## vedic_mult8_reg
module vedic_mult8_reg (
  input  wire        clk,
  input  wire [7:0]  a,
  input  wire [7:0]  b,
  output reg  [15:0] p
);
Size: ~350 cells after synthesis, roughly 32 flip-flops, ~33 I/O pins, ~3200 sq um of cells after synthesis.
Settings: LEC_CHECK=0, ABC_AREA=0, CAP_MARGIN=35, CORE_MARGIN=7, CORE_UTILIZATION=53, CTS_CLUSTER_DIAMETER=331, CTS_CLUSTER_SIZE=100, GPL_ROUTABILITY_DRIVEN=1, GPL_TIMING_DRIVEN=1, SLEW_MARGIN=20, TNS_END_PERCENT=35; clock period 3.42 ns.
run.sh (not shown) runs the stock make flow with config.mk's settings and CLKGATE_MAP_FILE=.
The starting point finished with negative setup slack left.
Rerun with:
Settings changed: ABC_AREA 0 to default, CAP_MARGIN 35 to 20, CORE_MARGIN 7 to 2, CORE_UTILIZATION 53 to 40, CTS_CLUSTER_DIAMETER 331 to default, CTS_CLUSTER_SIZE 100 to default, GPL_ROUTABILITY_DRIVEN 1 to default, GPL_TIMING_DRIVEN 1 to default, TNS_END_PERCENT 35 to default.
Clock period 3.42 ns to 5.1 ns, I/O delays scaled along.
What happened: The changed run produced a clean layout. Power shrinks by 38%. Clock-buffer cell count is lower by 2. Sequential power went down by 33%. Global-route usage fell by 0.96 points. Worst hold slack is about the same. Cell area shrinks by 5.6%.
Rerun with:
Settings changed: ABC_AREA from default to 1, CORE_MARGIN 2 to 9, CTS_CLUSTER_DIAMETER from default to 311, GPL_ROUTABILITY_DRIVEN from default to 0, GPL_TIMING_DRIVEN from default to 1, HOLD_SLACK_MARGIN from default to -0.03, MIN_ROUTING_LAYER from default to met1, PLACE_DENSITY_LB_ADDON from default to 0.22, SLEW_MARGIN 20 to 0, TNS_END_PERCENT from default to 80.
Sequential share of layout area increases by 0.28 points.
Synthesized cell count increases by a quarter to a third.
Routed wire length increases by a few percent.
Worst setup slack is better by 0.12 ns.
Final cell count increases by about a fifth.
Utilization decreases by 3.7 points.
Die area increases by well over a third.
First-iteration DRC count increases by well over a third.
Global-route usage decreases by 4.5 points.
Rerun with:
Settings changed: CELL_PAD_IN_SITES_GLOBAL_PLACEMENT from default to 3, CORE_ASPECT_RATIO from default to 1.39, CORE_MARGIN 9 to 7, CTS_CLUSTER_DIAMETER 311 to 310, CTS_CLUSTER_SIZE from default to 87, GPL_ROUTABILITY_DRIVEN 0 to default, GPL_TIMING_DRIVEN 1 to default, HOLD_SLACK_MARGIN -0.03 to 0.3, MIN_ROUTING_LAYER met1 to default, PLACE_DENSITY_LB_ADDON 0.22 to 0.01, SETUP_SLACK_MARGIN from default to -0.26, SLEW_MARGIN 0 to 20, TNS_END_PERCENT 80 to 5.
=> Routed wire length rises by about 8%; area after synthesis stays the same; worst setup slack degrades by 0.21 ns; power rose by about 5%; fmax came out lower by about 4%; global-route usage grows by 2.5 points; critical path depth came out higher by 6; die size drops by 6.8%; final area came out higher by 0.64%; cell count came out higher by about 0.33%.
Rerun with:
Settings changed: CELL_PAD_IN_SITES_GLOBAL_PLACEMENT 3 to default, CORE_ASPECT_RATIO 1.39 to 0.5, CORE_MARGIN 7 to 2, HOLD_SLACK_MARGIN 0.3 to default, PLACE_DENSITY from default to 0.37, PLACE_DENSITY_LB_ADDON 0.01 to default, SETUP_SLACK_MARGIN -0.26 to default.
Effect: Worst setup slack improves by 0.20 ns. Non-clock buffer count goes down by 5. Sequential share of layout area goes down by 0.13 points. Count of clock-buffer cells in the layout goes up by 1. First-iteration DRC count goes up by about 13%. Clock skew barely changes. Hold slack degrades by 0.014 ns. Final cell count goes up by about 0.8%. Clock power goes down by about 2%. Die area goes down by about 18%. Routed wire length goes down by about 9%.

* * *

The RTL this note starts from:
==> flow/design.v <==
module vedic_mult8_reg (
  input  wire        clk,
  input  wire [7:0]  a,
  input  wire [7:0]  b,
  output reg  [15:0] p
);
  reg  [7:0]  a_q, b_q;
  wire [15:0] prod;
  bit_8_vedic u_mult (.in1(a_q), .in2(b_q), .out(prod));
  always @(posedge clk) begin
    a_q <= a;
    b_q <= b;
    p   <= prod;
  end
endmodule

`timescale 1ns / 1ps
module bit_2_vedic(in1,in2,out);
input [1:0] in1,in2;
output [3:0] out;
wire pp1,pp2,pp3,pp4;
assign pp1=in1[0]&in2[0];
assign pp2=in1[1]&in2[0];
assign pp3=in1[0]&in2[1];
assign pp4=in1[1]&in2[1];
assign out=pp1+{pp2,1'b0}+{pp3,1'b0}+{pp4,2'b00};
endmodule
`timescale 1ns / 1ps
module bit_4_vedic(in1,in2,out);
input [3:0] in1,in2;
output [7:0] out;
wire [3:0] pp1,pp2,pp3,pp4;
bit_2_vedic b1(in1[1:0],in2[1:0],pp1);
bit_2_vedic b2(in1[1:0],in2[3:2],pp2);
bit_2_vedic b3(in1[3:2],in2[1:0],pp3);
bit_2_vedic b4(in1[3:2],in2[3:2],pp4);
assign out=pp1+{pp2,2'b00}+{pp3,2'b00}+{pp4,4'b0000};
endmodule
`timescale 1ns / 1ps
module bit_8_vedic(in1,in2,out);
input [7:0] in1,in2;
output [15:0] out;
wire [7:0] pp1,pp2,pp3,pp4;
bit_4_vedic a1(in1[3:0],in2[3:0],pp1);
bit_4_vedic a2(in1[3:0],in2[7:4],pp2);
bit_4_vedic a3(in1[7:4],in2[3:0],pp3);
bit_4_vedic a4(in1[7:4],in2[7:4],pp4);
assign out=pp1+{pp2,4'b0000}+{pp3,4'b0000}+{pp4,8'b00000000};
endmodule
clock: 2.9 ns
lec_check: 0
abc_area: 1
cap_margin: 40
core_aspect_ratio: 0.68
core_margin: 2
core_utilization: 72
cts_cluster_diameter: 374
cts_cluster_size: 99
hold_slack_margin: -0.08
place_density: 0.38
setup_slack_margin: 0.23
slew_margin: 20
tns_end_percent: 15
The starting point did not get past clock tree synthesis on DPL-0038.
Change:
CORE_ASPECT_RATIO = not set   (was 0.68)
HOLD_SLACK_MARGIN = not set   (was -0.08)
clock period = 3.11 ns   (was 2.9 ns; I/O delays follow)
What happened: With this change the flow died in global routing; die size stays flat; area after synthesis stays the same; synthesized cell count does not change.
Power figures rest on the tool's default switching activity, not on a simulated workload.
